==> inputs of run a <==
==> flow/design.v <==
module alu #(parameter DATA_WIDTH = 32, OP = 3)
(
    input wire start,
    input wire clk,
    input wire reset_n,
    input wire [DATA_WIDTH - 1 : 0] A,
    input wire [DATA_WIDTH - 1 : 0] B,
    input wire [OP - 1 : 0] op,
    output reg [DATA_WIDTH - 1 : 0] result,
    output reg done
);
  localparam AND = 3'b000;   
  localparam OR  = 3'b001;   
  localparam ADD = 3'b010;   
  localparam NOP = 3'b011;   
  localparam SUB = 3'b100;   
  localparam MUL = 3'b101;   
  localparam SLT = 3'b110;   
  reg done_reg;
  reg [DATA_WIDTH - 1 : 0] result_reg;
  always @(posedge clk or negedge reset_n) begin
    if (!reset_n) begin
      result_reg <= 32'h00000000;
    end
    else begin
      if(start) begin
        case (op)
          AND: result_reg <=  A & B;
          OR : result_reg <=  A | B;
          ADD: result_reg <=  A + B;
          SUB: result_reg <=  A - B;
          MUL: result_reg <=  A * B;
          SLT: result_reg <= (A < B) ? 32'b1 : 32'b0;
          default: result_reg <= 32'h00000000;
        endcase
      end
    end
  end
  always @(posedge clk or negedge reset_n) begin
    if(!reset_n) begin
      done_reg <= 1'b0;
    end
    else begin
      if(start && (op != NOP)) begin
        done_reg <= 1'b1;
      end
      else begin
        done_reg <= 1'b0;
      end
    end
  end
  always @(posedge clk or negedge reset_n) begin
    if (!reset_n) begin
      done <= 1'b0;
    end
    else begin
      done <= done_reg;
    end
  end
  always @(posedge clk or negedge reset_n) begin
    if (!reset_n) begin
      result <= 32'h00000000;
    end
    else begin
      result <= result_reg;
    end
  end
endmodule
==> flow/run.sh <==
#!/bin/bash
# the make line also repeats each setting of config.mk as NAME=value (left out here)
make -C /OpenROAD-flow-scripts/flow DESIGN_CONFIG=/design/flow/config.mk WORK_HOME=/design/flow/orfs CLKGATE_MAP_FILE= finish
==> flow/config.mk <==
export PLATFORM = sky130hd
export DESIGN_NAME = alu
export DESIGN_NICKNAME = alu
export VERILOG_FILES = /design/flow/design.v
export SDC_FILE = /design/flow/constraint.sdc
export NUM_CORES = 4
export LEC_CHECK = 0
export ABC_AREA = 0
export CAP_MARGIN = 20
export CORE_ASPECT_RATIO = 0.5
export CORE_MARGIN = 2
export CORE_UTILIZATION = 60
export CTS_CLUSTER_DIAMETER = 312
export CTS_CLUSTER_SIZE = 100
export HOLD_SLACK_MARGIN = 0.29
export PLACE_DENSITY_LB_ADDON = 0.07
export SLEW_MARGIN = 10
export TNS_END_PERCENT = 30
==> flow/constraint.sdc <==
create_clock -name core_clock -period 12.4 [get_ports {clk}]
set_input_delay 2.4800 -clock core_clock [delete_from_list [all_inputs] [get_ports {clk}]]
set_output_delay 2.4800 -clock core_clock [all_outputs]
set_load 0.01 [all_outputs]
==> inputs of run b, as changes to run a <==
- ABC_AREA: 0 -> 1
- CORE_UTILIZATION: 60 -> 32
- CTS_CLUSTER_DIAMETER: 312 -> 378
- CTS_CLUSTER_SIZE: 100 -> 98
- HOLD_SLACK_MARGIN: 0.29 -> default
- MAX_ROUTING_LAYER: default -> met4
- PLACE_DENSITY_LB_ADDON: 0.07 -> default
- SLEW_MARGIN: 10 -> 20
- TNS_END_PERCENT: 30 -> default
==> flow/constraint.sdc (replaced) <==
create_clock -name core_clock -period 9.5 [get_ports {clk}]
set_input_delay 1.9000 -clock core_clock [delete_from_list [all_inputs] [get_ports {clk}]]
set_output_delay 1.9000 -clock core_clock [all_outputs]
set_load 0.01 [all_outputs]
==> inputs of run c, as changes to run a <==
- CORE_ASPECT_RATIO: 0.5 -> 0.96
- CORE_UTILIZATION: 60 -> 58
- CTS_CLUSTER_DIAMETER: 312 -> default
- CTS_CLUSTER_SIZE: 100 -> 29
- HOLD_SLACK_MARGIN: 0.29 -> -0.02
- PLACE_DENSITY: default -> 0.6
- PLACE_DENSITY_LB_ADDON: 0.07 -> default
- SETUP_SLACK_MARGIN: default -> -0.48
- TNS_END_PERCENT: 30 -> default
==> flow/constraint.sdc (replaced) <==
create_clock -name core_clock -period 7.68 [get_ports {clk}]
set_input_delay 1.5360 -clock core_clock [delete_from_list [all_inputs] [get_ports {clk}]]
set_output_delay 1.5360 -clock core_clock [all_outputs]
set_load 0.01 [all_outputs]
==> inputs of run d, as changes to run a <==
- ABC_AREA: 0 -> default
- CORE_ASPECT_RATIO: 0.5 -> default
- CORE_UTILIZATION: 60 -> 70
- CTS_CLUSTER_DIAMETER: 312 -> default
- CTS_CLUSTER_SIZE: 100 -> 37
- PLACE_DENSITY_LB_ADDON: 0.07 -> default
- SETUP_SLACK_MARGIN: default -> -0.65
- SLEW_MARGIN: 10 -> 20
- TNS_END_PERCENT: 30 -> default
==> flow/constraint.sdc (replaced) <==
create_clock -name core_clock -period 7.61 [get_ports {clk}]
set_input_delay 1.5220 -clock core_clock [delete_from_list [all_inputs] [get_ports {clk}]]
set_output_delay 1.5220 -clock core_clock [all_outputs]
set_load 0.01 [all_outputs]
==> results_dict.tcl <==
# collected from the flow reports
set metrics [dict create \
    result_of_the_run "complete, but fails checks" \
    violatedChecks "setup timing" \
    finalWorstSetupSlack_ns -0.533 \
    floorplan.core_util_pct 59.1 \
    timing.final.setup_violations 20 \
    worst-endpoint-arrival_ns 8.40 \
    timing.hold.worst_endpoint "done" \
    ctsResizeCount 193 \
    reg2reg_slack_ns 6.12 \
]
Source of the figures above: run c

==> results_dict.tcl <==
# collected from the flow reports
set metrics [dict create \
    result_of_the_run "no timing/DRC/antenna violations" \
    timing.hold.worst_endpoint "done" \
    ctsResizeCount 0 \
    reg2reg_slack_ns 8.80 \
    finalWorstSetupSlack_ns 0.352 \
    timing.final.setup_violations 0 \
]
Source of the figures above: run b

==> results_dict.tcl <==
# collected from the flow reports
set metrics [dict create \
    result_of_the_run "no timing/DRC/antenna violations" \
    finalWorstSetupSlack_ns 1.51 \
    worst-endpoint-arrival_ns 11.08 \
    timing.hold.worst_endpoint "result[28]" \
    ctsResizeCount 0 \
    timing.final.setup_violations 0 \
]
Source of the figures above: run a

==> results_dict.tcl <==
# collected from the flow reports
set metrics [dict create \
    result_of_the_run "complete, but fails checks" \
    violatedChecks "setup timing" \
    timing.final.setup_violations 20 \
    timing.hold.worst_endpoint "result[16]" \
    finalWorstSetupSlack_ns -0.608 \
]
Source of the figures above: run d

